[flow/design.v]
module SIGNAL_GENERATOR_ANALYZER_ONE_WIRE
(
	input CLK_100MHz,
	input rst,
	input  	MUAFR_MISO_P,
	input  	MUAFR_MISO_N,
	input 	enable_generate,
	output logic [11: 0] test_cnt_1,
	output logic [11: 0] test_cnt_0
);
localparam ITERATION = 1004; 
logic [3: 0] prev_MUAFR_MISO_P;
logic [3: 0] prev_MUAFR_MISO_N;
always @(posedge CLK_100MHz)
begin
	if (rst)
	begin
		prev_MUAFR_MISO_P <= 4'h0;
		prev_MUAFR_MISO_N <= 4'h0;
	end else
	begin
	prev_MUAFR_MISO_P[3] <= prev_MUAFR_MISO_P[2];
	prev_MUAFR_MISO_P[2] <= prev_MUAFR_MISO_P[1];
	prev_MUAFR_MISO_P[1] <= prev_MUAFR_MISO_P[0];
	prev_MUAFR_MISO_P[0] <= MUAFR_MISO_P;
	prev_MUAFR_MISO_N[3] <= prev_MUAFR_MISO_N[2];
	prev_MUAFR_MISO_N[2] <= prev_MUAFR_MISO_N[1];
	prev_MUAFR_MISO_N[1] <= prev_MUAFR_MISO_N[0];
	prev_MUAFR_MISO_N[0] <= MUAFR_MISO_N;
	end
end
logic [15: 0] cnt_analyzer;
logic [11: 0] cnt_skew_P;
logic [11: 0] cnt_skew_N;
always @(posedge CLK_100MHz)
begin
	if (rst)
	begin
		cnt_skew_P <= 0;
		cnt_skew_N <= 0;
		cnt_analyzer <= 0;
		test_cnt_1 <= 0;
		test_cnt_0 <= 0;
	end else
	if (enable_generate == 0)
		begin
			if ((~prev_MUAFR_MISO_P[2] & MUAFR_MISO_P) | (prev_MUAFR_MISO_P[2] & ~MUAFR_MISO_P))
				cnt_skew_P <= cnt_skew_P + 1;
			if ((~prev_MUAFR_MISO_N[2] & MUAFR_MISO_N) | (prev_MUAFR_MISO_N[2] & ~MUAFR_MISO_N))
				cnt_skew_N <= cnt_skew_N + 1;
			if (cnt_analyzer == (ITERATION - 2))
			begin
				cnt_skew_N <= 0;
				cnt_skew_P <= 0;
				test_cnt_1 <= cnt_skew_P;
				test_cnt_0 <= cnt_skew_N;
			end
			if (cnt_analyzer == ITERATION)
				cnt_analyzer <= 0;
			else
				cnt_analyzer <= cnt_analyzer + 1;
		end else
		begin
			cnt_skew_P <= 0;
			cnt_skew_N <= 0;
			cnt_analyzer <= 0;
		end
end
endmodule
module SIGNAL_GENERATOR_ANALYZER
(
	input CLK_100MHz,
	input rst,
	output logic [15:0] MUAFR_MOSI_P,
	output [15:0] MUAFR_MOSI_N,
	input  logic [15:0] MUAFR_MISO_P,
	input  logic [15:0] MUAFR_MISO_N,
	input enable_generate,
	output logic [15:0] status_wire,
	output [15:0] status_gen
);
logic kz;
logic kz_P;
logic kz_N;
logic [15: 0] status_gen_P;
logic [15: 0] status_gen_N;
assign status_gen [15: 0] = status_gen_P [15: 0] & status_gen_N [15: 0];
assign kz = kz_N & kz_P;
localparam cnt_ETALON_GEN_min = 20;
localparam cnt_ETALON_GEN_max = 250;
assign MUAFR_MOSI_N [15: 0]  = ~ MUAFR_MOSI_P [15: 0];
localparam ITERATION = 102;
logic [2: 0] prev_flag_signal_P;
logic [7: 0] cnt_kz_signal_P;
logic [7: 0] cnt_kz_signal_N;
logic [15: 0] fail;
logic [3: 0] j;
logic flag_signal_P;
logic [9: 0] cnt_true_channel [15: 0];
logic [9: 0] cnt_status_true;
wire [8:0] test_cnt_1 [15: 0];
wire [8:0] test_cnt_0 [15: 0];
genvar i;
generate
	for (i = 0; i < 16; i = i + 1)
	begin : generator
		wire [11:0] full_cnt_1;
		wire [11:0] full_cnt_0;
		SIGNAL_GENERATOR_ANALYZER_ONE_WIRE signal_generator_analyzer_one_wire
		(
			.CLK_100MHz(CLK_100MHz),
			.rst(rst),
			.enable_generate(enable_generate),
			.MUAFR_MISO_P(MUAFR_MISO_P[i]),
			.MUAFR_MISO_N(MUAFR_MISO_N[i]),
			.test_cnt_1(full_cnt_1),
			.test_cnt_0(full_cnt_0)
		);
		assign test_cnt_1[i] = full_cnt_1[8:0];
		assign test_cnt_0[i] = full_cnt_0[8:0];
	always @(posedge CLK_100MHz)
	if (rst)
		status_gen_P [i] <= 0;
	else if (enable_generate == 0)
		if ((test_cnt_1 [i] > cnt_ETALON_GEN_min - 1) & (test_cnt_1 [i] < cnt_ETALON_GEN_max + 1))
			status_gen_P [i] <= 1;
		else
			status_gen_P [i] <= 0;
	always @(posedge CLK_100MHz)
	if (rst)
		status_gen_N [i] <= 0;
	else if (enable_generate == 0)
		if ((test_cnt_0 [i] > cnt_ETALON_GEN_min - 1) & (test_cnt_0 [i] < cnt_ETALON_GEN_max + 1))
			status_gen_N [i] <= 1;
		else
			status_gen_N [i] <= 0;
	end
endgenerate
integer k;
always @(posedge CLK_100MHz)
begin
	if (rst)
	begin
		MUAFR_MOSI_P <= 16'h0;
		prev_flag_signal_P <= 3'b0;
		cnt_kz_signal_P <= 0;
		cnt_kz_signal_N <= 0;
		kz_P <= 0;
		kz_N <= 0;
		fail <= 16'hFFFF;
		j <= 0;
		flag_signal_P <= 1;
		for (k = 0; k < 16; k = k + 1)
			cnt_true_channel [k] <= 0;
		cnt_status_true <= 0;
		status_wire <= 16'h0;
	end else
	if (enable_generate == 1)
	begin
		if (flag_signal_P == 1)		 
		begin
			if (prev_flag_signal_P [0] != flag_signal_P)
			begin
				MUAFR_MOSI_P [15: 0] <= 16'h0;
			end else
			begin
				MUAFR_MOSI_P [j] <= ((cnt_status_true  < (ITERATION - 6)) & (cnt_status_true >= 0)) ? 1 : 0;
			end
		end	else
		begin
			if (prev_flag_signal_P [0] != flag_signal_P)
			begin
				MUAFR_MOSI_P [15: 0] <= 16'hFFFF;
			end else
			begin
				MUAFR_MOSI_P [j] <= ((cnt_status_true  < (ITERATION - 6)) & (cnt_status_true >= 0)) ? 0 : 1;
			end
		end
		prev_flag_signal_P [2] <= prev_flag_signal_P [1];
		prev_flag_signal_P [1] <= prev_flag_signal_P [0];
		prev_flag_signal_P [0] <= flag_signal_P;
		if (cnt_status_true  == (ITERATION - 3))  
		begin
			j <= j + 1;
			cnt_status_true <= 0;
			if (j == 15)
				flag_signal_P <= flag_signal_P + 1;
			if (fail[j] == 0)
				status_wire [j] <= 1;
			else
				status_wire [j] <= 0;
		end else
			cnt_status_true <= cnt_status_true + 1;
		if ((cnt_status_true  == (ITERATION - 4)) & (flag_signal_P == 0))  
			if ((cnt_true_channel [j] > (ITERATION >> 1)) & (cnt_true_channel [j] < (ITERATION << 1)) & (kz == 1))
				fail[j] <= 0;
			else
				fail[j] <= 1;
		if ((cnt_status_true  > (ITERATION - 7)) & (flag_signal_P == 0))  
			if (cnt_kz_signal_P > (ITERATION - 15))
				kz_P <= 1;
			else
				kz_P <= 0;
		if ((cnt_status_true  > (ITERATION - 7)) & (flag_signal_P == 0))	 
			if (cnt_kz_signal_N > (ITERATION - 15))
				kz_N <= 1;
			else
				kz_N <= 0;
		if (cnt_status_true  == (ITERATION - 4))  
			cnt_true_channel [j] <= 0;
		else
			if ((MUAFR_MISO_P [j] == flag_signal_P) & (MUAFR_MISO_N [j] != flag_signal_P))
				cnt_true_channel [j] <= cnt_true_channel [j] + 1;
		if (cnt_status_true  == (ITERATION - 4))  
			cnt_kz_signal_P <= 0;
		else
			if (((MUAFR_MISO_P [0] == MUAFR_MISO_P [j]) + (MUAFR_MISO_P [1] == MUAFR_MISO_P [j]) + (MUAFR_MISO_P [2] == MUAFR_MISO_P [j]) + (MUAFR_MISO_P [3] == MUAFR_MISO_P [j]) + (MUAFR_MISO_P [4] == MUAFR_MISO_P [j]) + (MUAFR_MISO_P [5] == MUAFR_MISO_P [j]) + (MUAFR_MISO_P [6] == MUAFR_MISO_P [j]) + (MUAFR_MISO_P [7] == MUAFR_MISO_P [j]) + (MUAFR_MISO_P [8] == MUAFR_MISO_P [j]) + (MUAFR_MISO_P [9] == MUAFR_MISO_P [j]) + (MUAFR_MISO_P [10] == MUAFR_MISO_P [j]) + (MUAFR_MISO_P [11] == MUAFR_MISO_P [j]) + (MUAFR_MISO_P [12] == MUAFR_MISO_P [j]) + (MUAFR_MISO_P [13] == MUAFR_MISO_P [j])) == 1)
				cnt_kz_signal_P <= cnt_kz_signal_P + 1;
		if (cnt_status_true  == (ITERATION - 3)) 
			cnt_kz_signal_N <= 0;
		else
			if (((MUAFR_MISO_N [0] == MUAFR_MISO_N [j]) + (MUAFR_MISO_N [1] == MUAFR_MISO_N [j]) + (MUAFR_MISO_N [2] == MUAFR_MISO_N [j]) + (MUAFR_MISO_N [3] == MUAFR_MISO_N [j]) + (MUAFR_MISO_N [4] == MUAFR_MISO_N [j]) + (MUAFR_MISO_N [5] == MUAFR_MISO_N [j]) + (MUAFR_MISO_N [6] == MUAFR_MISO_N [j]) + (MUAFR_MISO_N [7] == MUAFR_MISO_N [j]) + (MUAFR_MISO_N [8] == MUAFR_MISO_N [j]) + (MUAFR_MISO_N [9] == MUAFR_MISO_N [j]) + (MUAFR_MISO_N [10] == MUAFR_MISO_N [j]) + (MUAFR_MISO_N [11] == MUAFR_MISO_N [j]) + (MUAFR_MISO_N [12] == MUAFR_MISO_N [j]) + (MUAFR_MISO_N [13] == MUAFR_MISO_N [j])) > 13)
				cnt_kz_signal_N <= cnt_kz_signal_N + 1;
		end else
		begin
			j <= 0;
			cnt_true_channel [j] <= 0;
			cnt_status_true <= 0;
			flag_signal_P <= 0;
			MUAFR_MOSI_P <= 16'h0;
		end
end
endmodule
[flow/run.sh]
#!/bin/bash
# the make line also repeats each setting of config.mk as NAME=value (left out here)
make -C /OpenROAD-flow-scripts/flow DESIGN_CONFIG=/design/flow/config.mk WORK_HOME=/design/flow/orfs CLKGATE_MAP_FILE= finish
[flow/config.mk]
export PLATFORM = sky130hd
export DESIGN_NAME = SIGNAL_GENERATOR_ANALYZER
export DESIGN_NICKNAME = SIGNAL_GENERATOR_ANALYZER
export VERILOG_FILES = /design/flow/design.v
export SDC_FILE = /design/flow/constraint.sdc
export NUM_CORES = 4
export LEC_CHECK = 0
export ABC_AREA = 1
export CAP_MARGIN = 0
export CORE_ASPECT_RATIO = 0.86
export CORE_MARGIN = 2
export CORE_UTILIZATION = 72
export CTS_CLUSTER_DIAMETER = 28
export CTS_CLUSTER_SIZE = 14
export PLACE_DENSITY_LB_ADDON = 0.28
export SETUP_SLACK_MARGIN = 1.21
export SLEW_MARGIN = 40
[flow/constraint.sdc]
create_clock -name core_clock -period 4.73 [get_ports {CLK_100MHz}]
set_input_delay 0.9460 -clock core_clock [delete_from_list [all_inputs] [get_ports {CLK_100MHz}]]
set_output_delay 0.9460 -clock core_clock [all_outputs]
set_load 0.01 [all_outputs]
==> flow_summary.ini, run 1 <==
; implementation run metrics
[worst_hold_path]
hold_class = flop to flop
whs_path_depth = 2

[critical_path]
r2r-start = j[0]
cp.buffers_inverters = 5
reg2reg_depth = 27
critical_path_class = input port to flop
startpoint = MUAFR_MISO_P[2]
crit_top_cell = fa_1
timing.rr.end = cnt_kz_signal_P[7]
critPathMaxFanout = 4
crit_end = cnt_kz_signal_P[7]
crit_family = adder cells
required_ns = 5.40
cpPeakStageDelay_ns = 0.50
worstPathArrival_ns = 6.02
r2r_slack_ns = -0.50
cp-end-kind = flop
cp.depth = 28
start_kind = input port
slowest_stage = fa_1

[run]
maxCapViolCount = 0
warning_count = 73

[detailed_routing]
ant_nets = 0
drt-initial-drc-count = 5220
wl_um = 141500
vias = 47820
vias_per_cell = 5.923
wl_per_cell_um = 17.53
route.detailed.drc = 0
dr.pass1.iters = 9

[place]
hpwl_um = 81320
place.gp.congestion = 0.9454
port-buffer-count = 98

[synth]
postSynthSeqShare_pct = 49.24
ys_sh_xor_pct = 2.077
syn_avg_cell_area_um2 = 7.784
top_cell_area_share_pct = 40.05
syn_inst = 6717
synth_stat.cells = 6717
aoi_share_pct = 14.82
synth-main-ff-cell = dfxtp_1
synth_area_leader_cell = dfxtp_1
syn_nets = 6867
ys.flops = 1206
yosysChipArea_um2 = 52290
synth_cell_types = 49
simple_gate_share_pct = 21.60
netlist_logic_family_top = simple AND/OR/NAND/NOR gates
synth_area_um2 = 52290
top_cells_by_area = dfxtp_1 40%, edfxtp_1 9.2%, inv_1 7.6%
common_cells = 1056 x inv_1, 1046 x dfxtp_1, 829 x nor2_1, 813 x nand2_1, 675 x a21oi_1
yosysWarnings = 2
edf_count = 160
fa_ha_area_share_pct = 2.924
synth.most_common_cell = inv_1
yosys-mux-area-fraction_pct = 0
async_flop_share_pct = 0

[final_layout]
utilization_pct = 86.32
syn_to_final_growth_pct = 18.62
flop_area_um2 = 25750
logic_area_um2 = 21950
fin_nets = 7081
n_fill_cell = 3713

[die]
initCoreUtil_pct = 72.77
core_um2 = 71850
die_w_um = 294.6
io_pins = 99
chipArea_um2 = 74800
die-height_um = 253.9
rows = 91

[global_route]
grt_usage_pct = 36.35
grt_pass1_vias = 46670
overflow = 0
antenna_found_initial = 10
grt_pass1_wl_um = 223000
grt_max_degree = 177

[sta]
relSlewSlack_pct = 39.18
setup_viol = 16
fin_crit_ns = 5.355
slew_viol_final = 0
post-route-period-util_pct = 113.2
worst_slew_pin_slew_ns = 0.9039
skew_ns = 0.02930
hold_viol = 0
finalWorstSetupSlack_ns = -0.6247
fmax_mhz = 186.8
rsz0062_at_grt = true

[run_status]
status = complete, but fails checks
violations = setup timing

[power]
pg_clk_w = 0.0147
power_density_nw_per_um2 = 434.4
combPwrFrac_pct = 5.9
leakage_nw = 23.00
pg_comb_w = 0.00159
ir_worst_vdd_uv = 450.1
top_power_group = the clock network
powerSeq_w = 0.0106
p_int_w = 0.02060
power.switching_w = 0.006347
p_sw_share_pct = 23.56
seqPwrFrac_pct = 39.5
clkPwrFrac_pct = 54.6
power_w = 0.02694

[clock_network]
cts_buffers = 186
cts_sinks = 1206
cts-root-buf = clkbuf_16
htree_levels = 4
path_clk_slew_ns = 0.07
clock_path_buffers = 3
worst_skew_pair.late_latency_ns = 0.78
cts_tree = built
==> metrics by stage <==
| step | hold WS (ns) | cells | area, µm² | setup slack (ns) | setup TNS (ns) |
|---|---|---|---|---|---|
| 6_report | 0.3958 | 8074 | 62020 | -0.6247 | -4.361 |
| 5_1_grt | 0.4171 | 8072 | 62010 | -0.9335 | -6.886 |
| 3_5_place_dp | 0.3924 | 7692 | 54750 | -1.349 | -14.29 |
| 4_1_cts | 0.3974 | 8058 | 61750 | -0.2147 | -0.7188 |
| 3_3_place_gp | 0.3886 | 7692 | 54710 | -1.250 | -13.25 |
| 2_1_floorplan | 0.3883 | 6717 | 52490 | -0.4553 | -1.893 |
==> layer usage <==
metal / vias to the layer above / routed length (µm) / track usage (%)
li1: 22510 / - / -
met1: 22180 / 53910 / 43.09
met2: 2456 / 66820 / 62.16
met3: 669 / 13940 / 8.571
met4: 6 / 6821 / 17.65
met5: - / 28 / 0
==> final cells by class <==
cell class | instances | share of cell area, %
diodes | 5 | 0.02017
well taps | 976 | 1.969
clock inverters | 134 | 2.966
flip-flops and latches | 1206 | 41.52
inverters | 1068 | 6.625
clock buffers | 216 | 8.032
multi-input cells | 4233 | 35.39
repair buffers | 236 | 3.472
==> timing repair <==
action	in CTS	in global routing
hold buffers	0	0
resized	47	42
buffers inserted	15	10
endpoints found under the setup margin	36	60
pin swaps	26	37
cloned	1	1
==> run 2, diff against run 1 <==
CELL_PAD_IN_SITES_DETAIL_PLACEMENT = 0   (was unset)
CORE_ASPECT_RATIO = unset   (was 0.86)
CTS_CLUSTER_DIAMETER = 29   (was 28)
CTS_CLUSTER_SIZE = 71   (was 14)
GPL_TIMING_DRIVEN = 1   (was unset)
HOLD_SLACK_MARGIN = -0.04   (was unset)
PLACE_DENSITY_LB_ADDON = 0.24   (was 0.28)
SETUP_SLACK_MARGIN = 1.15   (was 1.21)
SLEW_MARGIN = 20   (was 40)
clock period = 4.67 ns   (was 4.73 ns; I/O delays follow)
==> run 2 against run 1 <==
Compared with the run above: clock power is essentially flat; critical path type is now flop to flop; final area grew 0.13%; routed wire length shrank 3.0%; core utilization grew 0.25 points; clock skew shrank 0.0067 ns; combinational power is essentially flat; setup slack gained 0.11 ns; sequential share of layout area shrank 0.057 points; register-to-register slack is essentially flat; largest cell class unchanged; non-clock buffer count shrank 4; sequential power is essentially flat; still fails the layout checks on setup timing.
==> flow_summary.ini, run 2 <==
; implementation run metrics
[critical_path]
r2r_slack_ns = -0.51
crit_top_cell = fa_1
r2r-start = j[2]
timing.rr.end = cnt_kz_signal_P[5]
cp-end-kind = flop
worstPathArrival_ns = 5.87
critPathMaxFanout = 4
reg2reg_depth = 27
cp.buffers_inverters = 9
start_kind = flop
crit_family = adder cells
required_ns = 5.35
cp.depth = 27
slowest_stage = fa_1
critical_path_class = flop to flop
startpoint = j[2]
crit_end = cnt_kz_signal_P[5]
cpPeakStageDelay_ns = 0.50

[final_layout]
n_fill_cell = 3841
fin_nets = 7094
utilization_pct = 86.57
syn_to_final_growth_pct = 18.77
fin_area_um2 = 62100

[synth]
synth_area_um2 = 52290
simple_gate_share_pct = 21.60
postSynthSeqShare_pct = 49.24
synth_area_leader_cell = dfxtp_1
yosysWarnings = 2
ys_sh_xor_pct = 2.077
ys.flops = 1206
async_flop_share_pct = 0
synth-main-ff-cell = dfxtp_1
aoi_share_pct = 14.82
top_cells_by_area = dfxtp_1 40%, edfxtp_1 9.2%, inv_1 7.6%
synth_stat.cells = 6717
top_cell_area_share_pct = 40.05
synth.most_common_cell = inv_1
syn_inst = 6717
fa_ha_area_share_pct = 2.924
netlist_logic_family_top = simple AND/OR/NAND/NOR gates
common_cells = 1056 x inv_1, 1046 x dfxtp_1, 829 x nor2_1, 813 x nand2_1, 675 x a21oi_1
yosysChipArea_um2 = 52290
edf_count = 160
synth_cell_types = 49
yosys-mux-area-fraction_pct = 0
syn_avg_cell_area_um2 = 7.784
syn_nets = 6867

[detailed_routing]
route.detailed.drc = 0
vias_per_cell = 5.820
n_antenna_cell = 0
ant_nets = 0
wl_per_cell_um = 17.03
dr.pass1.iters = 8
drt-initial-drc-count = 4633
vias = 46910
wl_um = 137300

[sta]
slew_viol_final = 0
fin_tns_setup_ns = -3.537
skew_ns = 0.02265
hold_viol = 0
worst_slew_pin_slew_ns = 1.048
hold_ws_ns = 0.4008
fin_crit_ns = 5.184
rsz0062_at_grt = true
finalWorstSetupSlack_ns = -0.5145
setup_viol = 16
fmax_mhz = 192.9
post-route-period-util_pct = 111.0
relSlewSlack_pct = 29.94

[place]
place.gp.congestion = 0.9556
place_area_um2 = 54630
hpwl_um = 81620
port-buffer-count = 98
preCtsSetupSlack_ns = -1.292

[power]
powerSeq_w = 0.0108
p_int_w = 0.02086
power_density_nw_per_um2 = 440.5
p_sw_share_pct = 23.74
clkPwrFrac_pct = 54.8
top_power_group = the clock network
combPwrFrac_pct = 5.7
power.switching_w = 0.006494
seqPwrFrac_pct = 39.4
ir_worst_vdd_uv = 422.8
leakage_nw = 23.07
pg_clk_w = 0.0150
pg_comb_w = 0.00156

[run_status]
status = complete, but fails checks
violations = setup timing

[die]
die-height_um = 273.5
core_um2 = 71730
initCoreUtil_pct = 72.89
rows = 98
io_pins = 99
die_w_um = 273.5
chipArea_um2 = 74790

[clock_network]
cts_tree = built
htree_levels = 4
cts_sinks = 1206
cts-root-buf = clkbuf_16
clock_path_buffers = 3
worst_skew_pair.late_latency_ns = 0.77
cts_buffers = 202
path_clk_slew_ns = 0.06

[worst_hold_path]
whs_path_depth = 2
hold_class = flop to flop

[run]
warning_count = 71
maxCapViolCount = 0

[global_route]
overflow = 0
grt_usage_pct = 35.37
grt_pass1_vias = 45380
antenna_found_initial = 3
grt_pass1_wl_um = 217300
grt_max_degree = 101
## run 2: area by class of cell
cell class              instances  area, µm²  area share (%)
repair inverters                1      5.005        0.008059
clock inverters               126       1584           2.551
well taps                     950       1189           1.914
flip-flops and latches       1206      25750           41.46
repair buffers                232       2103           3.387
multi-input cells            4233      21930           35.31
inverters                    1068       4113           6.623
clock buffers                 245       5428           8.740
## run 2: metrics by stage
stage | cells | total power [W]
4_1_cts | 8045 | 0.02724
6_report | 8061 | 0.02736
5_1_grt | 8061 | 0.02807
3_5_place_dp | 7666 | 0.01233
3_3_place_gp | 7666 | 0.01225
2_1_floorplan | 6717 | 0.01188
## run 2: routing by layer
layer / up-vias / GRT usage, % / share of wire (%)
met4: 4 / 16.59 / 4.4
met1: 21770 / 42.04 / 38
met3: 500 / 7.553 / 8.8
met2: 2117 / 61.15 / 48
li1: 22520 / - / -
met5: - / 0 / 0.020
## run 2: what timing repair did
item,CTS,global route
buffers inserted,8,13
cloned,0,3
pin swaps,23,27
setup endpoints to repair,99,179
hold buffers,0,0
gates resized,27,75
==> run 3, diff against run 2 <==
ABC_AREA = unset   (was 1)
CAP_MARGIN = 20   (was 0)
CELL_PAD_IN_SITES_DETAIL_PLACEMENT = unset   (was 0)
CTS_CLUSTER_DIAMETER = 353   (was 29)
CTS_CLUSTER_SIZE = 31   (was 71)
GPL_TIMING_DRIVEN = unset   (was 1)
HOLD_SLACK_MARGIN = unset   (was -0.04)
PLACE_DENSITY_LB_ADDON = unset   (was 0.24)
SETUP_SLACK_MARGIN = unset   (was 1.15)
clock period = 4.99 ns   (was 4.67 ns; I/O delays follow)
==> run 3 against run 2 <==
Compared with the run above: the layout still fails its checks (setup timing); sequential cell count stayed put; worst hold slack better by 0.028 ns; register-to-register slack worse by 0.12 ns; final area is 12% lower; die size fell by 2.6%; clock power fell by about 70%; routed wire length decreased by 24%; setup slack got worse by 0.15 ns; global-route usage is 7.4 points lower; sequential power fell by 7%; critical endpoint is now cnt_kz_signal_P[3]; highest routed layer unchanged.
==> flow_summary.ini, run 3 <==
; implementation run metrics
[power]
seqPwrFrac_pct = 63.1
powerSeq_w = 0.0100
p_sw_share_pct = 23.06
pg_comb_w = 0.00133
clkPwrFrac_pct = 28.6
p_int_w = 0.01223
combPwrFrac_pct = 8.4
ir_worst_vdd_uv = 239.9
power_density_nw_per_um2 = 290.7
top_power_group = registers
leakage_nw = 18.70
pg_clk_w = 0.00454
power_w = 0.01589
power.switching_w = 0.003665

[place]
preCtsSetupSlack_ns = -1.463
hpwl_um = 70780
dpl.cell_count = 6280
place.gp.congestion = 0.8841
port-buffer-count = 98

[die]
chipArea_um2 = 72880
die_w_um = 270.0
die-height_um = 270.0
core_um2 = 70030
rows = 97
initCoreUtil_pct = 72.73
io_pins = 99

[synth]
simple_gate_share_pct = 21.76
async_flop_share_pct = 0
synth-main-ff-cell = dfxtp_1
fa_ha_area_share_pct = 3.081
syn_inst = 5344
synth_cell_types = 74
syn_avg_cell_area_um2 = 9.530
aoi_share_pct = 4.783
yosysWarnings = 2
edf_count = 160
synth_area_leader_cell = dfxtp_1
postSynthSeqShare_pct = 50.55
yosysChipArea_um2 = 50930
synth.most_common_cell = nor2_1
syn_nets = 5494
top_cell_area_share_pct = 41.12
ys_sh_xor_pct = 9.183
top_cells_by_area = dfxtp_1 41%, edfxtp_1 9.4%, nor2_1 7.8%
netlist_logic_family_top = simple AND/OR/NAND/NOR gates
ys.flops = 1206
yosys-mux-area-fraction_pct = 8.353
synth_area_um2 = 50930
synth_stat.cells = 5344
common_cells = 1059 x nor2_1, 1046 x dfxtp_1, 485 x nand2_1, 351 x xor2_1, 281 x mux2i_1

[worst_hold_path]
whs_path_depth = 1
hold_class = flop to flop

[run]
warning_count = 77
maxCapViolCount = 0

[global_route]
antenna_found_initial = 12
grt_usage_pct = 27.93
overflow = 0
grt_max_degree = 221
grt_pass1_vias = 34770
grt_pass1_wl_um = 171600

[sta]
setup_viol = 16
hold_ws_ns = 0.4290
worst_slew_pin_slew_ns = 1.081
skew_ns = 0.02977
rsz0062_at_grt = true
fin_crit_ns = 5.651
hold_viol = 0
fmax_mhz = 177.0
relSlewSlack_pct = 27.84
slew_viol_final = 0
finalWorstSetupSlack_ns = -0.6608
post-route-period-util_pct = 113.2

[critical_path]
cp_cell_sequence = dlygate4sd2_1 > mux4_2 > mux4_2 > xnor2_2 > ha_1 > inv_2 > fa_1 > fa_1 > inv_2 > fa_1 > ha_4 > inv_2 > fa_2 > nand4b_1 > a2bb2oi_2 > buf_4 > or3_4 > a21oi_4
cp.depth = 18
r2r_slack_ns = -0.63
reg2reg_depth = 18
cp.buffers_inverters = 5
cp-end-kind = flop
required_ns = 5.56
start_kind = input port
slowest_stage = fa_1
worstPathArrival_ns = 6.22
timing.rr.end = cnt_kz_signal_P[3]
critPathMaxFanout = 4
cpPeakStageDelay_ns = 0.58
startpoint = MUAFR_MISO_P[6]
r2r-start = j[0]
crit_family = adder cells
crit_end = cnt_kz_signal_P[3]
critical_path_class = input port to flop

[detailed_routing]
wl_per_cell_um = 16.42
vias_per_cell = 5.800
vias = 36820
ant_nets = 0
wl_um = 104300
drt-initial-drc-count = 2483
dr.pass1.iters = 5
route.detailed.drc = 0

[final_layout]
syn_to_final_growth_pct = 7.360
final_cells = 6348
fin_nets = 5547

[clock_network]
cts-root-buf = clkbuf_16
cts_buffers = 44
cts_sinks = 1206
cts_tree = built
worst_skew_pair.late_latency_ns = 0.64
clock_path_buffers = 3
htree_levels = 2
path_clk_slew_ns = 0.11

[run_status]
violations = setup timing
status = complete, but fails checks
[run 3: per-stage QoR]
step | TNS (ns) | cell area [µm²] | util (%)
6_report | -7.577 | 54680 | 78.08
2_1_floorplan | -9.184 | 51030 | -
3_5_place_dp | -21.31 | 53210 | 75.98
4_1_cts | -8.174 | 54480 | 77.79
3_3_place_gp | -20.11 | 53130 | 75.87
5_1_grt | -9.775 | 54680 | 78.08
[run 3: area by class of cell]
type                    count  area [µm²]
flip-flops and latches   1206       25750
multi-input cells        3847       24340
fillers                  4849       15350
repair buffers            200        1839
well taps                 940        1176
clock buffers              52        1152
inverters                  98       367.9
clock inverters             3       47.55
diodes                      2       5.005
[run 3: repair_timing]
item                       4_1_cts  5_1_grt
resized                         39       43
setup endpoints to repair       16       16
buffers inserted                 5        6
gates cloned                     0        0
pin swaps                       16       24
hold buffers                     0        0
[run 3: per-layer routing]
layer	part of all wire, %	vias up	GRT usage [%]
met5	0.055	-	0
met4	2.1	8	6.798
met3	5.4	158	3.494
met2	47	854	46.12
met1	46	17570	39.30
li1	-	18230	-
==> run 4, diff against run 3 <==
ABC_AREA = 0   (was unset)
CELL_PAD_IN_SITES_DETAIL_PLACEMENT = 0   (was unset)
CELL_PAD_IN_SITES_GLOBAL_PLACEMENT = 3   (was unset)
CORE_UTILIZATION = 19   (was 72)
CTS_CLUSTER_DIAMETER = unset   (was 353)
CTS_CLUSTER_SIZE = 67   (was 31)
GPL_TIMING_DRIVEN = 1   (was unset)
HOLD_SLACK_MARGIN = 0.08   (was unset)
PLACE_DENSITY_LB_ADDON = 0.21   (was unset)
SETUP_SLACK_MARGIN = 1.15   (was unset)
clock period = 5.78 ns   (was 4.99 ns; I/O delays follow)
==> run 4 against run 3 <==
Compared with the run above: now clean on timing, DRC and antenna; routed wire length up 40%; sequential share of layout area down 5.6 points; critical path depth up 1; core utilization down 55 points; sequential power down about 10%; register-to-register slack better by 1.1 ns; critical endpoint is now cnt_kz_signal_P[7]; largest cell class unchanged.
==> flow_summary.ini, run 4 <==
; implementation run metrics
[run_status]
status = complete, no violations

[worst_hold_path]
whs_path_depth = 1
hold_class = flop to flop

[run]
maxCapViolCount = 0
warning_count = 72

[sta]
setup_viol = 0
finalWorstSetupSlack_ns = 0.3404
slew_viol_final = 0
relSlewSlack_pct = 28.61
fmax_mhz = 183.8
worst_slew_pin_slew_ns = 1.044
post-route-period-util_pct = 94.11
rsz0062_at_grt = true
fin_tns_setup_ns = 0
hold_viol = 0
skew_ns = 0.03912
fin_crit_ns = 5.440

[synth]
simple_gate_share_pct = 21.76
fa_ha_area_share_pct = 3.081
yosys-mux-area-fraction_pct = 8.353
synth.most_common_cell = nor2_1
synth-main-ff-cell = dfxtp_1
aoi_share_pct = 4.783
ys.flops = 1206
async_flop_share_pct = 0
postSynthSeqShare_pct = 50.55
top_cell_area_share_pct = 41.12
syn_nets = 5494
synth_stat.cells = 5344
synth_cell_types = 74
top_cells_by_area = dfxtp_1 41%, edfxtp_1 9.4%, nor2_1 7.8%
syn_inst = 5344
ys_sh_xor_pct = 9.183
edf_count = 160
netlist_logic_family_top = simple AND/OR/NAND/NOR gates
yosysChipArea_um2 = 50930
common_cells = 1059 x nor2_1, 1046 x dfxtp_1, 485 x nand2_1, 351 x xor2_1, 281 x mux2i_1
synth_area_leader_cell = dfxtp_1
synth_area_um2 = 50930
yosysWarnings = 2
syn_avg_cell_area_um2 = 9.530

[power]
clkPwrFrac_pct = 49.5
ir_worst_vdd_uv = 258.4
pg_comb_w = 0.00117
p_sw_share_pct = 23.99
powerSeq_w = 0.00867
seqPwrFrac_pct = 44.5
power.switching_w = 0.004668
top_power_group = the clock network
power_w = 0.01946
p_int_w = 0.01479
pg_clk_w = 0.00962
power_density_nw_per_um2 = 313.5
combPwrFrac_pct = 6.0
leakage_nw = 20.66

[clock_network]
clock_path_buffers = 3
cts-root-buf = clkbuf_16
cts_tree = built
htree_levels = 4
path_clk_slew_ns = 0.05
cts_buffers = 156
worst_skew_pair.late_latency_ns = 0.80
cts_sinks = 1206

[die]
chipArea_um2 = 272200
rows = 190
die_w_um = 521.7
core_um2 = 267200
die-height_um = 521.7
io_pins = 99
initCoreUtil_pct = 19.06

[detailed_routing]
dr.pass1.iters = 5
ant_nets = 0
wl_um = 146100
drt-initial-drc-count = 1629
vias = 36710
vias_per_cell = 3.974
route.detailed.drc = 0
wl_per_cell_um = 15.82

[critical_path]
r2r-start = j[0]
cp_cell_sequence = buf_6 > buf_12 > mux4_2 > mux4_2 > xnor2_1 > ha_1 > inv_1 > fa_1 > fa_1 > inv_1 > fa_1 > ha_2 > inv_2 > fa_2 > nand4b_1 > a2bb2oi_4 > nor4bb_2 > xnor2_1 > nor2_1
cpPeakStageDelay_ns = 0.55
cp.buffers_inverters = 5
startpoint = MUAFR_MISO_P[15]
timing.rr.end = cnt_kz_signal_P[7]
crit_end = cnt_kz_signal_P[7]
cp-end-kind = flop
critical_path_class = input port to flop
r2r_slack_ns = 0.46
slowest_stage = mux4_2
crit_top_cell = fa_1
cp.depth = 19
reg2reg_depth = 17
worstPathArrival_ns = 6.12
critPathMaxFanout = 5
crit_family = adder cells
start_kind = input port
required_ns = 6.46

[global_route]
grt_usage_pct = 10.70
antenna_found_initial = 12
grt_max_degree = 166
grt_pass1_wl_um = 227400
grt_pass1_vias = 36980
overflow = 0

[place]
hpwl_um = 98150
place.gp.congestion = 0.7209
place_area_um2 = 56780
port-buffer-count = 98
preCtsSetupSlack_ns = -0.8876

[final_layout]
syn_to_final_growth_pct = 21.88
fin_area_um2 = 62080
n_fill_cell = 28950
fin_nets = 5686
[run 4: cell type report]
type                       instances  area [µm²]  share of cell area (%)
tap                             3552        4444                   7.159
timing repair buffer             227        2098                   3.380
multi-input combinational       3847       24270                   39.09
clock inverter                    40       431.7                  0.6954
antenna                           28       70.07                  0.1129
sequential                      1206       25760                   41.50
inverter                          98       367.9                  0.5926
clock buffer                     239        4638                   7.472
[run 4: routing by layer]
metal / up-vias / share of wire, % / track usage (%)
met2: 401 / 46 / 17.44
met1: 17440 / 48 / 14.12
met5: - / 0 / 0
met3: 210 / 3.1 / 1.905
met4: 0 / 3.0 / 3.806
li1: 18650 / - / -
[run 4: repair_timing]
action / in CTS / in global routing
hold buffers: 0 / 0
gates cloned: 0 / 0
pin swaps: 20 / 20
setup endpoints to repair: 16 / 16
gates resized: 79 / 13
setup buffers: 5 / 4
[run 4: metrics by stage]
| step | utilization, % | instances | hold slack (ns) |
|---|---|---|---|
| final | 23.23 | 9237 | 0.4221 |
| after global routing | 23.23 | 9237 | 0.4448 |
| after CTS | 23.19 | 9205 | 0.4228 |
| after detailed placement | 21.25 | 8921 | 0.4220 |
| after global placement | 21.24 | 8921 | 0.4164 |
| after floorplan | - | 5344 | 0.4138 |
==> run 5, diff against run 4 <==
ABC_AREA = 1   (was 0)
CELL_PAD_IN_SITES_GLOBAL_PLACEMENT = unset   (was 3)
CORE_UTILIZATION = 72   (was 19)
CTS_CLUSTER_DIAMETER = 27   (was unset)
CTS_CLUSTER_SIZE = 82   (was 67)
MAX_ROUTING_LAYER = met4   (was unset)
PLACE_DENSITY = 0.35   (was unset)
PLACE_DENSITY_LB_ADDON = unset   (was 0.21)
SETUP_SLACK_MARGIN = 1.27   (was 1.15)
clock period = 4.81 ns   (was 5.78 ns; I/O delays follow)
==> run 5 against run 4 <==
Compared with the run above: the layout now fails its checks (setup timing); global-route usage increased by 26 points; first-iteration DRC count increased to 2.7 times the previous value; via count increased by 29%; clock-buffer cell count increased by 61; critical path type unchanged; largest cell class unchanged.
==> flow_summary.ini, run 5 <==
; implementation run metrics
[run_status]
status = complete, but fails checks
violations = setup timing

[clock_network]
htree_levels = 4
ctsHoldBuffers = 0
cts_tree = built
cts_buffers = 231
cts_sinks = 1206
path_clk_slew_ns = 0.05
clock_path_buffers = 3
worst_skew_pair.late_latency_ns = 0.82
cts-root-buf = clkbuf_16

[synth]
synth_cell_types = 49
common_cells = 1056 x inv_1, 1046 x dfxtp_1, 829 x nor2_1, 813 x nand2_1, 675 x a21oi_1
postSynthSeqShare_pct = 49.24
synth-main-ff-cell = dfxtp_1
synth_area_leader_cell = dfxtp_1
edf_count = 160
ys_sh_xor_pct = 2.077
ys.flops = 1206
yosysChipArea_um2 = 52290
syn_nets = 6867
syn_inst = 6717
async_flop_share_pct = 0
netlist_logic_family_top = simple AND/OR/NAND/NOR gates
top_cell_area_share_pct = 40.05
yosysWarnings = 2
fa_ha_area_share_pct = 2.924
yosys-mux-area-fraction_pct = 0
synth_area_um2 = 52290
aoi_share_pct = 14.82
top_cells_by_area = dfxtp_1 40%, edfxtp_1 9.2%, inv_1 7.6%
syn_avg_cell_area_um2 = 7.784
synth.most_common_cell = inv_1
synth_stat.cells = 6717
simple_gate_share_pct = 21.60

[final_layout]
fin_nets = 7116
fin_area_um2 = 63480
syn_to_final_growth_pct = 21.42

[detailed_routing]
dr_wl_met3_um = 10730
wl_met2_um = 68490
drt-initial-drc-count = 4443
wl_per_cell_um = 16.98
vias_per_cell = 5.819
dr.max_layer_used = met4
vias = 47310
wl_um = 138100
route.detailed.drc = 0
ant_nets = 0
dr.pass1.iters = 11
wl_met1_um = 54100

[critical_path]
timing.rr.end = cnt_kz_signal_P[7]
crit_top_cell = nand2_1
cp.depth = 26
critical_path_class = input port to flop
required_ns = 5.46
r2r-start = j[0]
reg2reg_depth = 27
r2r_slack_ns = -0.34
cp.buffers_inverters = 4
cpPeakStageDelay_ns = 0.52
cp-end-kind = flop
startpoint = MUAFR_MISO_P[15]
start_kind = input port
crit_family = adder cells
slowest_stage = fa_2
critPathMaxFanout = 4
worstPathArrival_ns = 5.83
crit_end = cnt_kz_signal_P[7]

[global_route]
antenna_found_initial = 12
grt_pass1_vias = 46410
grt_usage_pct = 37.19
grt_max_degree = 220
overflow = 0
grt_pass1_wl_um = 221900

[sta]
finalWorstSetupSlack_ns = -0.3724
slew_viol_final = 0
post-route-period-util_pct = 107.7
hold_ws_ns = 0.3915
skew_ns = 0.06721
fin_crit_ns = 5.182
rsz0062_at_grt = true
fmax_mhz = 193.0
hold_viol = 0
setup_viol = 8
relSlewSlack_pct = 30.28
worst_slew_pin_slew_ns = 1.043

[power]
top_power_group = the clock network
pg_clk_w = 0.0171
p_sw_share_pct = 22.98
p_int_w = 0.02242
leakage_nw = 23.67
power_density_nw_per_um2 = 458.6
pg_comb_w = 0.00151
combPwrFrac_pct = 5.2
ir_worst_vdd_uv = 479.8
clkPwrFrac_pct = 58.8
powerSeq_w = 0.0105
power.switching_w = 0.006689
seqPwrFrac_pct = 36.0

[die]
chipArea_um2 = 74790
initCoreUtil_pct = 72.89
die_w_um = 273.5
rows = 98
core_um2 = 71730
io_pins = 99
die-height_um = 273.5

[run]
warning_count = 75
maxCapViolCount = 0

[place]
place.gp.congestion = 0.9142
preCtsSetupSlack_ns = -1.210
place_area_um2 = 54660
port-buffer-count = 98
hpwl_um = 78710

[worst_hold_path]
hold_class = flop to flop
whs_path_depth = 2
==> run 5: repair_timing <==
item | in CTS | in global routing
cloned | 2 | 1
buffers inserted | 12 | 6
resized | 53 | 31
pin swaps | 21 | 17
setup endpoints to repair | 50 | 206
==> run 5: metal layers <==
metal  track usage, %  vias to the layer above
met3            6.526                      421
met4            15.49                        0
met5                -                        -
li1                 -                    22610
met1            43.06                    22280
met2            63.76                     2000
==> run 5: through the flow <==
| stage | total power, W | cells | setup TNS [ns] | utilization (%) |
|---|---|---|---|---|
| 4_1_cts | 0.02902 | 8111 | -0.1292 | 88.23 |
| 2_1_floorplan | 0.01153 | 6717 | -1.220 | - |
| 6_report | 0.02911 | 8130 | -1.756 | 88.50 |
| 3_5_place_dp | 0.01195 | 7661 | -12.80 | 76.20 |
| 5_1_grt | 0.02978 | 8127 | -3.125 | 88.49 |
| 3_3_place_gp | 0.01188 | 7661 | -11.57 | 76.20 |
==> run 5: area by class of cell <==
type / instances / area [µm²]
multi-input cells: 4233 / 21870
well taps: 950 / 1189
flip-flops and latches: 1206 / 25750
repair buffers: 224 / 2022
fillers: 3679 / 8248
clock inverters: 136 / 2034
repair inverters: 2 / 10.01
clock buffers: 300 / 6451
diodes: 11 / 27.53
inverters: 1068 / 4124
==> run 6, diff against run 5 <==
ABC_AREA = 0   (was 1)
CORE_UTILIZATION = 66   (was 72)
CTS_CLUSTER_DIAMETER = unset   (was 27)
CTS_CLUSTER_SIZE = 40   (was 82)
MAX_ROUTING_LAYER = unset   (was met4)
PLACE_DENSITY = unset   (was 0.35)
SETUP_SLACK_MARGIN = 1.15   (was 1.27)
clock period = 2.73 ns   (was 4.81 ns; I/O delays follow)
==> run 6 against run 5 <==
Compared with the run above: the layout still fails its checks (setup timing); first-iteration DRC count is 41% lower; sequential power is 74% higher; register-to-register slack worse by 2.4 ns; largest cell class unchanged; highest routed layer is now met5.
==> flow_summary.ini, run 6 <==
; implementation run metrics
[sta]
finalWorstSetupSlack_ns = -2.704
slew_viol_final = 0
worst_slew_pin_slew_ns = 0.9259
hold_viol = 0
fmax_mhz = 184.0
fin_crit_ns = 5.434
skew_ns = 0.02120
rsz0062_at_grt = true
post-route-period-util_pct = 199.0
setup_viol = 352
relSlewSlack_pct = 38.27

[critical_path]
reg2reg_depth = 19
critical_path_class = flop to flop
cp-end-kind = flop
crit_family = adder cells
cp.depth = 19
start_kind = flop
worstPathArrival_ns = 6.00
timing.rr.end = cnt_kz_signal_P[6]
cpPeakStageDelay_ns = 0.60
crit_end = cnt_kz_signal_P[6]
required_ns = 3.30
crit_top_cell = fa_1
startpoint = j[0]
cp.buffers_inverters = 4
critPathMaxFanout = 6
cp_cell_sequence = mux4_2 > mux4_2 > xnor2_1 > ha_1 > inv_1 > fa_1 > fa_1 > inv_1 > fa_1 > ha_2 > inv_2 > fa_2 > a211oi_4 > mux2i_4 > buf_4 > o2bb2ai_4 > nand4_1 > xor2_1 > nor2_1
slowest_stage = mux4_2
r2r-start = j[0]
r2r_slack_ns = -2.70

[synth]
synth_stat.cells = 5344
ys.flops = 1206
yosysChipArea_um2 = 50930
async_flop_share_pct = 0
syn_inst = 5344
fa_ha_area_share_pct = 3.081
syn_avg_cell_area_um2 = 9.530
synth-main-ff-cell = dfxtp_1
synth_cell_types = 74
postSynthSeqShare_pct = 50.55
edf_count = 160
common_cells = 1059 x nor2_1, 1046 x dfxtp_1, 485 x nand2_1, 351 x xor2_1, 281 x mux2i_1
aoi_share_pct = 4.783
synth_area_um2 = 50930
simple_gate_share_pct = 21.76
top_cell_area_share_pct = 41.12
top_cells_by_area = dfxtp_1 41%, edfxtp_1 9.4%, nor2_1 7.8%
netlist_logic_family_top = simple AND/OR/NAND/NOR gates
synth_area_leader_cell = dfxtp_1
syn_nets = 5494
yosys-mux-area-fraction_pct = 8.353
synth.most_common_cell = nor2_1
yosysWarnings = 2
ys_sh_xor_pct = 9.183

[run_status]
status = complete, but fails checks
violations = setup timing

[power]
top_power_group = registers
combPwrFrac_pct = 6.9
seqPwrFrac_pct = 46.9
clkPwrFrac_pct = 46.2
leakage_nw = 21.40
pg_comb_w = 0.00271
powerSeq_w = 0.0183
pg_clk_w = 0.0181
p_sw_share_pct = 22.26
ir_worst_vdd_uv = 580.9
power_w = 0.03913
p_int_w = 0.03042
power_density_nw_per_um2 = 644.6
power.switching_w = 0.008710

[die]
core_um2 = 76200
io_pins = 99
initCoreUtil_pct = 66.84
chipArea_um2 = 79410
die-height_um = 281.8
rows = 101
die_w_um = 281.8

[global_route]
grt_usage_pct = 28.90
grt_pass1_wl_um = 187000
overflow = 0
grt_max_degree = 189
grt_pass1_vias = 36480
antenna_found_initial = 7

[place]
port-buffer-count = 98
place.gp.congestion = 0.8652
place_area_um2 = 55340
hpwl_um = 76970

[detailed_routing]
wl_per_cell_um = 17.40
ant_nets = 0
vias_per_cell = 5.681
dr.pass1.iters = 6
wl_um = 117800
vias = 38460
route.detailed.drc = 0
drt-initial-drc-count = 2634

[worst_hold_path]
whs_path_depth = 2
hold_class = input port to flop
worstHoldEndpoint = flag_signal_P
hp-start = enable_generate

[final_layout]
fin_nets = 5783
n_fill_cell = 5062
syn_to_final_growth_pct = 19.19
logic_area_um2 = 25520
flop_area_um2 = 25750
fin_area_um2 = 60700

[clock_network]
cts_tree = built
htree_levels = 3
worst_skew_pair.late_latency_ns = 0.70
cts_sinks = 1206
clock_path_buffers = 3
path_clk_slew_ns = 0.06
cts_buffers = 119
cts-root-buf = clkbuf_16

[run]
warning_count = 74
maxCapViolCount = 0
==> run 6: metal layers <==
layer	GRT usage, %	vias to the layer above	routed length [µm]
li1	-	18800	-
met1	38.85	18370	51910
met2	48.21	1017	55270
met3	4.906	259	7293
met4	8.129	12	3240
met5	0	-	73
==> run 6: repair_timing <==
| action | 4_1_cts | 5_1_grt |
|---|---|---|
| pin swaps | 10 | 11 |
| resized | 66 | 62 |
| endpoints found under the setup margin | 1264 | 1275 |
| cloned | 10 | 7 |
| buffers inserted | 8 | 6 |
| hold buffers | 0 | 0 |
==> run 6: area by class of cell <==
type                       count  share of cell area [%]
antenna                        1                0.004122
clock buffer                 160                   5.678
clock inverter                67                   1.618
inverter                      98                  0.6225
multi-input combinational   3862                   42.03
sequential                  1206                   42.42
tap                         1030                   2.123
timing repair buffer         346                   5.497
==> run 6: through the flow <==
| step | setup slack [ns] | utilization [%] | setup TNS (ns) | hold WS, ns | cells |
|---|---|---|---|---|---|
| 3_5_place_dp | -3.408 | 72.62 | -374.42 | 0.4223 | 6510 |
| 5_1_grt | -2.938 | 79.66 | -256.18 | 0.3419 | 6769 |
| 4_1_cts | -2.735 | 79.08 | -224.04 | 0.3209 | 6755 |
| 3_3_place_gp | -3.192 | 72.62 | -357.57 | 0.4142 | 6510 |
| 2_1_floorplan | -2.575 | - | -73.19 | 0.4138 | 5344 |
| 6_report | -2.704 | 79.66 | -228.47 | 0.3637 | 6770 |
==> run 7, diff against run 6 <==
CORE_UTILIZATION = 69   (was 66)
CTS_CLUSTER_SIZE = 20   (was 40)
MAX_ROUTING_LAYER = met4   (was unset)
PLACE_DENSITY_LB_ADDON = 0.21   (was unset)
SETUP_SLACK_MARGIN = -0.24   (was 1.15)
clock period = 4.81 ns   (was 2.73 ns; I/O delays follow)
==> run 7 against run 6 <==
Compared with the run above: still fails the layout checks on setup timing; via count decreased by 1.2%; critical endpoint is now cnt_kz_signal_P[7]; area after synthesis unchanged; critical path type is now input port to flop; non-clock buffer count decreased by 122; global-route usage increased by 0.82 points; setup slack improved by 1.8 ns; clock power decreased by 49%.
==> flow_summary.ini, run 7 <==
; implementation run metrics
[clock_network]
worst_skew_pair.late_latency_ns = 0.68
cts_tree = built
clock_path_buffers = 3
ctsHoldBuffers = 0
cts_buffers = 117
cts_sinks = 1206
htree_levels = 3
cts-root-buf = clkbuf_16
path_clk_slew_ns = 0.06

[critical_path]
startpoint = MUAFR_MISO_P[12]
cp-end-kind = flop
slowest_stage = mux4_2
r2r-start = j[0]
r2r_slack_ns = -0.87
crit_family = adder cells
required_ns = 5.37
worstPathArrival_ns = 6.25
cpPeakStageDelay_ns = 0.62
start_kind = input port
critical_path_class = input port to flop
reg2reg_depth = 18
cp.buffers_inverters = 4
timing.rr.end = cnt_kz_signal_P[7]
cp.depth = 18
crit_end = cnt_kz_signal_P[7]
cp_cell_sequence = dlygate4sd2_1 > mux4_2 > mux4_2 > xnor2_2 > ha_1 > inv_2 > fa_1 > fa_1 > inv_2 > fa_1 > ha_2 > inv_2 > fa_2 > nand4b_1 > a2bb2oi_2 > nor4bb_2 > xnor2_1 > nor2_1
critPathMaxFanout = 4

[synth]
fa_ha_area_share_pct = 3.081
yosys-mux-area-fraction_pct = 8.353
ys.flops = 1206
yosysChipArea_um2 = 50930
netlist_logic_family_top = simple AND/OR/NAND/NOR gates
common_cells = 1059 x nor2_1, 1046 x dfxtp_1, 485 x nand2_1, 351 x xor2_1, 281 x mux2i_1
edf_count = 160
synth.most_common_cell = nor2_1
top_cells_by_area = dfxtp_1 41%, edfxtp_1 9.4%, nor2_1 7.8%
synth_area_um2 = 50930
syn_nets = 5494
synth-main-ff-cell = dfxtp_1
async_flop_share_pct = 0
synth_cell_types = 74
ys_sh_xor_pct = 9.183
synth_area_leader_cell = dfxtp_1
syn_inst = 5344
yosysWarnings = 2
synth_stat.cells = 5344
aoi_share_pct = 4.783
postSynthSeqShare_pct = 50.55
top_cell_area_share_pct = 41.12
simple_gate_share_pct = 21.76
syn_avg_cell_area_um2 = 9.530

[place]
place.gp.congestion = 0.8906
hpwl_um = 72350
place_area_um2 = 53590
port-buffer-count = 98
preCtsSetupSlack_ns = -1.614

[sta]
hold_viol = 0
fin_tns_setup_ns = -11.39
relSlewSlack_pct = 28.85
slew_viol_final = 0
post-route-period-util_pct = 118.3
fin_crit_ns = 5.693
fmax_mhz = 175.7
setup_viol = 16
rsz0062_at_grt = true
skew_ns = 0.02349
worst_slew_pin_slew_ns = 1.067
finalWorstSetupSlack_ns = -0.8826

[die]
die-height_um = 275.7
initCoreUtil_pct = 69.81
chipArea_um2 = 76000
core_um2 = 72960
io_pins = 99
die_w_um = 275.7
rows = 99

[final_layout]
syn_to_final_growth_pct = 13.35
n_fill_cell = 4615
fin_area_um2 = 57730
fin_nets = 5644

[worst_hold_path]
whs_path_depth = 1
hold_class = flop to flop

[power]
combPwrFrac_pct = 6.4
seqPwrFrac_pct = 49.4
p_sw_share_pct = 22.26
p_int_w = 0.01637
pg_clk_w = 0.00930
leakage_nw = 20.12
power_density_nw_per_um2 = 364.8
ir_worst_vdd_uv = 358.5
clkPwrFrac_pct = 44.2
top_power_group = registers
powerSeq_w = 0.0104
pg_comb_w = 0.00135
power.switching_w = 0.004688

[detailed_routing]
wl_per_cell_um = 16.87
dr.pass1.iters = 7
wl_um = 110600
route.detailed.drc = 0
ant_nets = 0
vias = 38010
drt-initial-drc-count = 3038
vias_per_cell = 5.794

[run_status]
violations = setup timing
status = complete, but fails checks

[global_route]
grt_pass1_wl_um = 180800
antenna_found_initial = 9
overflow = 0
grt_usage_pct = 29.72
grt_max_degree = 111
grt_pass1_vias = 36820

[run]
maxCapViolCount = 0
warning_count = 73
==> run 7: through the flow <==
| stage | cells | hold slack (ns) | utilization, % | total power (W) |
|---|---|---|---|---|
| 4_1_cts | 6547 | 0.4319 | 78.93 | 0.02111 |
| 3_5_place_dp | 6329 | 0.4231 | 73.45 | 0.01187 |
| 2_1_floorplan | 5344 | 0.4138 | - | 0.01141 |
| 6_report | 6559 | 0.4286 | 79.13 | 0.02106 |
| 5_1_grt | 6559 | 0.4484 | 79.13 | 0.02170 |
| 3_3_place_gp | 6325 | 0.4143 | 73.38 | 0.01181 |
==> run 7: routing by layer <==
layer,part of all wire (%),global-route usage (%)
met1,43,37.90
met2,48,48.76
met3,6.8,5.272
met4,2.4,8.236
met5,0,-
==> run 7: cell type report <==
cell class              instances  area (µm²)  share of cell area [%]
clock buffers                 172        3450                   5.975
repair buffers                224        2146                   3.717
multi-input cells            3847       24300                   42.09
flip-flops and latches       1206       25750                   44.60
clock inverters                44       496.7                  0.8604
inverters                      98       367.9                  0.6372
diodes                          9       22.52                 0.03901
well taps                     959        1200                   2.078
==> run 7: timing repair <==
action                     4_1_cts  5_1_grt
resized                         35        7
setup endpoints to repair       16       16
buffers inserted                 3        3
pin swaps                       14       10
==> run 8, diff against run 7 <==
ABC_AREA = unset   (was 0)
CAP_MARGIN = 35   (was 20)
CELL_PAD_IN_SITES_DETAIL_PLACEMENT = unset   (was 0)
CORE_ASPECT_RATIO = 0.77   (was unset)
CORE_MARGIN = 6   (was 2)
CORE_UTILIZATION = 61   (was 69)
CTS_CLUSTER_SIZE = 94   (was 20)
GPL_ROUTABILITY_DRIVEN = 1   (was unset)
GPL_TIMING_DRIVEN = unset   (was 1)
HOLD_SLACK_MARGIN = unset   (was 0.08)
MIN_ROUTING_LAYER = met1   (was unset)
PLACE_DENSITY = 0.67   (was unset)
PLACE_DENSITY_LB_ADDON = unset   (was 0.21)
SETUP_SLACK_MARGIN = 2.41   (was -0.24)
clock period = 10.2 ns   (was 4.81 ns; I/O delays follow)
==> run 8 against run 7 <==
Compared with the run above: now clean on timing, DRC and antenna; worst hold slack got worse by 0.0040 ns; final area decreased by 1.1%; final cell count increased by 0.70%; sequential share of layout area increased by 0.49 points; clock power decreased by 52%; critical path depth increased by 1; combinational power decreased by 62%; non-clock buffer count decreased by 68; synthesized cell count unchanged; largest cell class unchanged.
==> flow_summary.ini, run 8 <==
; implementation run metrics
[sta]
skew_ns = 0.02895
relSlewSlack_pct = 37.99
post-route-period-util_pct = 73.55
fmax_mhz = 133.3
fin_crit_ns = 7.502
worst_slew_pin_slew_ns = 0.9301
slew_viol_final = 0
setup_viol = 0
hold_viol = 0
fin_tns_setup_ns = 0
rsz0062_at_grt = false
hold_ws_ns = 0.4246

[synth]
aoi_share_pct = 4.783
yosys-mux-area-fraction_pct = 8.353
synth-main-ff-cell = dfxtp_1
yosysChipArea_um2 = 50930
netlist_logic_family_top = simple AND/OR/NAND/NOR gates
common_cells = 1059 x nor2_1, 1046 x dfxtp_1, 485 x nand2_1, 351 x xor2_1, 281 x mux2i_1
top_cells_by_area = dfxtp_1 41%, edfxtp_1 9.4%, nor2_1 7.8%
synth.most_common_cell = nor2_1
syn_avg_cell_area_um2 = 9.530
postSynthSeqShare_pct = 50.55
top_cell_area_share_pct = 41.12
synth_cell_types = 74
fa_ha_area_share_pct = 3.081
syn_inst = 5344
syn_nets = 5494
async_flop_share_pct = 0
synth_area_um2 = 50930
edf_count = 160
yosysWarnings = 2
ys_sh_xor_pct = 9.183
ys.flops = 1206
simple_gate_share_pct = 21.76
synth_area_leader_cell = dfxtp_1
synth_stat.cells = 5344

[clock_network]
clock_path_buffers = 3
cts-root-buf = clkbuf_16
worst_skew_pair.late_latency_ns = 0.70
htree_levels = 3
path_clk_slew_ns = 0.06
post_cts_buffers = 0
cts_sinks = 1206
cts_buffers = 115
cts_tree = built

[detailed_routing]
drt-initial-drc-count = 2578
wl_um = 108200
vias = 36500
ant_nets = 0
vias_per_cell = 5.527
dr.pass1.iters = 5
wl_per_cell_um = 16.37
route.detailed.drc = 0

[power]
powerSeq_w = 0.00491
clkPwrFrac_pct = 44.9
seqPwrFrac_pct = 49.9
top_power_group = registers
power_density_nw_per_um2 = 172.3
combPwrFrac_pct = 5.2
pg_comb_w = 0.000512
p_int_w = 0.007665
p_sw_share_pct = 22.09
power_w = 0.009839
pg_clk_w = 0.00442
ir_worst_vdd_uv = 143.7
power.switching_w = 0.002174
leakage_nw = 19.73

[critical_path]
cp-end-kind = flop
required_ns = 10.77
critical_path_class = input port to flop
cpPeakStageDelay_ns = 0.71
reg2reg_depth = 16
r2r-start = j[1]
worstPathArrival_ns = 8.07
crit_family = adder cells
crit_end = cnt_kz_signal_P[7]
r2r_slack_ns = 3.74
startpoint = MUAFR_MISO_P[13]
start_kind = input port
cp_cell_sequence = clkdlybuf4s50_1 > mux4_2 > mux4_2 > xnor2_1 > ha_1 > inv_1 > fa_1 > fa_1 > inv_1 > fa_1 > ha_1 > inv_1 > fa_1 > a211oi_1 > mux2i_1 > a2bb2oi_1 > nor4bb_1 > xnor2_1 > nor2_1
cp.buffers_inverters = 4
cp.depth = 19
crit_top_cell = fa_1
timing.rr.end = cnt_kz_signal_N[2]
critPathMaxFanout = 16
slowest_stage = mux4_2

[die]
chipArea_um2 = 90630
die_w_um = 341.3
io_pins = 99
core_um2 = 82190
initCoreUtil_pct = 61.97
die-height_um = 265.6
rows = 92

[final_layout]
syn_to_final_growth_pct = 12.13
fin_nets = 5574
n_fill_cell = 6554

[global_route]
grt_max_degree = 89
grt_pass1_wl_um = 177300
overflow = 0
grt_usage_pct = 23.92
antenna_found_initial = 2
grt_pass1_vias = 34190

[worst_hold_path]
hold_class = flop to flop
whs_path_depth = 1

[place]
hpwl_um = 72350
place.gp.congestion = 0.8604
port-buffer-count = 98

[run_status]
status = complete, no violations

[run]
warning_count = 68
maxCapViolCount = 0
## run 8: cell type report
| cell class | instances | area, µm² | area share (%) |
|---|---|---|---|
| clock buffer | 166 | 3388 | 5.933 |
| antenna | 1 | 2.502 | 0.004382 |
| clock inverter | 50 | 598.1 | 1.047 |
| tap | 1081 | 1353 | 2.368 |
| sequential | 1206 | 25750 | 45.09 |
| timing repair buffer | 156 | 1523 | 2.666 |
| multi-input combinational | 3847 | 24130 | 42.25 |
| inverter | 98 | 367.9 | 0.6441 |
## run 8: timing repair
| item | in CTS | in global routing |
|---|---|---|
| setup endpoints to repair | 7 | 8 |
| hold buffers | 0 | 0 |
| gates resized | 2 | 4 |
| endpoints found under the hold margin | 0 | 0 |
| gates cloned | 0 | 0 |
## run 8: through the flow
| stage | area, µm² | utilization, % | cells | setup WS (ns) |
|---|---|---|---|---|
| 4_1_cts | 57050 | 69.41 | 6601 | 2.452 |
| 6_report | 57110 | 69.48 | 6605 | 2.698 |
| 2_1_floorplan | 50930 | - | 5344 | 3.031 |
| 3_3_place_gp | 52800 | 64.25 | 6365 | 1.579 |
| 3_5_place_dp | 53050 | 64.55 | 6385 | 1.446 |
| 5_1_grt | 57110 | 69.48 | 6605 | 2.561 |
## run 8: layer usage
| layer | track usage [%] | part of all wire (%) | wire [µm] |
|---|---|---|---|
| met3 | 4.670 | 6.6 | 7101 |
| met2 | 34.60 | 42 | 45070 |
| met5 | - | 0 | 0 |
| met4 | 6.285 | 2.5 | 2746 |
| met1 | 34.73 | 49 | 53240 |
==> run 9, diff against run 8 <==
ABC_AREA = 1   (was unset)
CAP_MARGIN = 20   (was 35)
CORE_ASPECT_RATIO = unset   (was 0.77)
CORE_MARGIN = 2   (was 6)
CORE_UTILIZATION = 72   (was 61)
CTS_CLUSTER_DIAMETER = 338   (was unset)
CTS_CLUSTER_SIZE = 14   (was 94)
GPL_ROUTABILITY_DRIVEN = unset   (was 1)
HOLD_SLACK_MARGIN = -0.09   (was unset)
MAX_ROUTING_LAYER = unset   (was met4)
MIN_ROUTING_LAYER = unset   (was met1)
PLACE_DENSITY = unset   (was 0.67)
PLACE_DENSITY_LB_ADDON = 0.28   (was unset)
SETUP_SLACK_MARGIN = 1.2   (was 2.41)
clock period = 4.73 ns   (was 10.2 ns; I/O delays follow)
==> run 9 against run 8 <==
Compared with the run above: area after synthesis is 2.7% higher; clock power is 64% higher; synthesized cell count is 26% higher; now fails the layout checks on setup timing; register-to-register slack worse by 4.2 ns; non-clock buffer count is 73 higher; critical path depth is 10 higher; clock skew is 0.0097 ns lower; core utilization is 11 points higher; sequential cell count stayed put; sequential power is 120% higher; die size is 17% lower.
==> flow_summary.ini, run 9 <==
; implementation run metrics
[global_route]
grt_pass1_wl_um = 197600
met1_usage_pct = 39.72
antenna_found_initial = 2
gr-usage-met2_pct = 55.56
overflow = 0
grt_use_met3_pct = 5.053
grt_max_degree = 194
grt_pass1_vias = 42260
grt_usage_pct = 31.79
gr-max-usage-layer = met2

[sta]
fmax_mhz = 194.2
rsz0062_at_grt = true
setup_viol = 15
slew_viol_final = 0
hold_ws_ns = 0.4014
finalWorstSetupSlack_ns = -0.4203
fin_crit_ns = 5.150
skew_ns = 0.01924
post-route-period-util_pct = 108.9
worst_slew_pin_slew_ns = 1.205
relSlewSlack_pct = 18.94
fin_tns_setup_ns = -2.621
hold_viol = 0

[clock_network]
path_clk_slew_ns = 0.07
cts-root-buf = clkbuf_16
worst_skew_pair.late_latency_ns = 0.67
cts_sinks = 1206
clock_path_buffers = 3
cts_buffers = 96
ctsHoldBuffers = 0
htree_levels = 3
cts_tree = built

[run]
maxCapViolCount = 0
warning_count = 71

[critical_path]
start_kind = input port
cp.depth = 29
required_ns = 5.34
slowest_stage = fa_1
crit_family = adder cells
cp.buffers_inverters = 6
r2r-start = j[0]
crit_end = cnt_kz_signal_P[6]
cpPeakStageDelay_ns = 0.51
worstPathArrival_ns = 5.76
reg2reg_depth = 27
critPathMaxFanout = 4
critical_path_class = input port to flop
startpoint = MUAFR_MISO_P[14]
timing.rr.end = cnt_kz_signal_P[6]
cp-end-kind = flop
r2r_slack_ns = -0.41

[power]
power.switching_w = 0.004524
pg_comb_w = 0.00147
combPwrFrac_pct = 7.6
seqPwrFrac_pct = 54.9
power_density_nw_per_um2 = 336.2
top_power_group = registers
leakage_nw = 20.83
p_sw_share_pct = 23.39
powerSeq_w = 0.0106
pg_clk_w = 0.00725
ir_worst_vdd_uv = 327.3
p_int_w = 0.01481
clkPwrFrac_pct = 37.5

[synth]
syn_inst = 6717
top_cell_area_share_pct = 40.05
yosysChipArea_um2 = 52290
synth_area_leader_cell = dfxtp_1
fa_ha_area_share_pct = 2.924
ys_sh_xor_pct = 2.077
synth-main-ff-cell = dfxtp_1
aoi_share_pct = 14.82
async_flop_share_pct = 0
top_cells_by_area = dfxtp_1 40%, edfxtp_1 9.2%, inv_1 7.6%
yosys-mux-area-fraction_pct = 0
syn_nets = 6867
synth_area_um2 = 52290
syn_avg_cell_area_um2 = 7.784
postSynthSeqShare_pct = 49.24
synth.most_common_cell = inv_1
netlist_logic_family_top = simple AND/OR/NAND/NOR gates
ys.flops = 1206
common_cells = 1056 x inv_1, 1046 x dfxtp_1, 829 x nor2_1, 813 x nand2_1, 675 x a21oi_1
simple_gate_share_pct = 21.60
synth_stat.cells = 6717
edf_count = 160
yosysWarnings = 2
synth_cell_types = 49

[run_status]
violations = setup timing
status = complete, but fails checks

[detailed_routing]
wl_um = 121500
vias = 44430
dr.pass1.iters = 6
ant_nets = 0
wl_per_cell_um = 15.58
vias_per_cell = 5.694
n_antenna_cell = 0
drt-initial-drc-count = 3655
route.detailed.drc = 0

[place]
dpl.cell_count = 7666
hpwl_um = 81080
port-buffer-count = 98
preCtsSetupSlack_ns = -1.277
place.gp.congestion = 0.9353

[final_layout]
fin_nets = 6984
final_cells = 7803
syn_to_final_growth_pct = 10.00
utilization_pct = 80.18

[die]
io_pins = 99
initCoreUtil_pct = 72.89
rows = 98
die_w_um = 273.5
chipArea_um2 = 74790
die-height_um = 273.5
core_um2 = 71730

[worst_hold_path]
hold_class = flop to flop
whs_path_depth = 2
run 9: final cells by class:
| class | instances | area, µm² |
|---|---|---|
| clock buffer | 113 | 2530 |
| clock inverter | 4 | 42.54 |
| timing repair buffer | 229 | 2033 |
| inverter | 1068 | 4118 |
| sequential | 1206 | 25750 |
| fill | 4885 | 14220 |
| multi-input combinational | 4233 | 21850 |
| tap | 950 | 1189 |
run 9: stage by stage:
| step | instance area (µm²) | power, W |
|---|---|---|
| floorplan | 52490 | 0.01173 |
| global placement | 54660 | 0.01209 |
| detailed placement | 54660 | 0.01214 |
| CTS | 57360 | 0.01930 |
| global route | 57520 | 0.01995 |
| finish | 57520 | 0.01934 |
run 9: per-layer routing:
metal  up-vias  part of all wire [%]
met3       349                   6.6
met2      1428                    48
met4         0                   3.7
li1      22140                     -
met5         -                     0
met1     20520                    41
run 9: timing repair:
item,in CTS,in global routing
resized,64,23
setup endpoints to repair,56,115
pin swaps,40,19
gates cloned,1,1
setup buffers,13,5
No activity file was given, so power comes from the tool's default toggle rates.
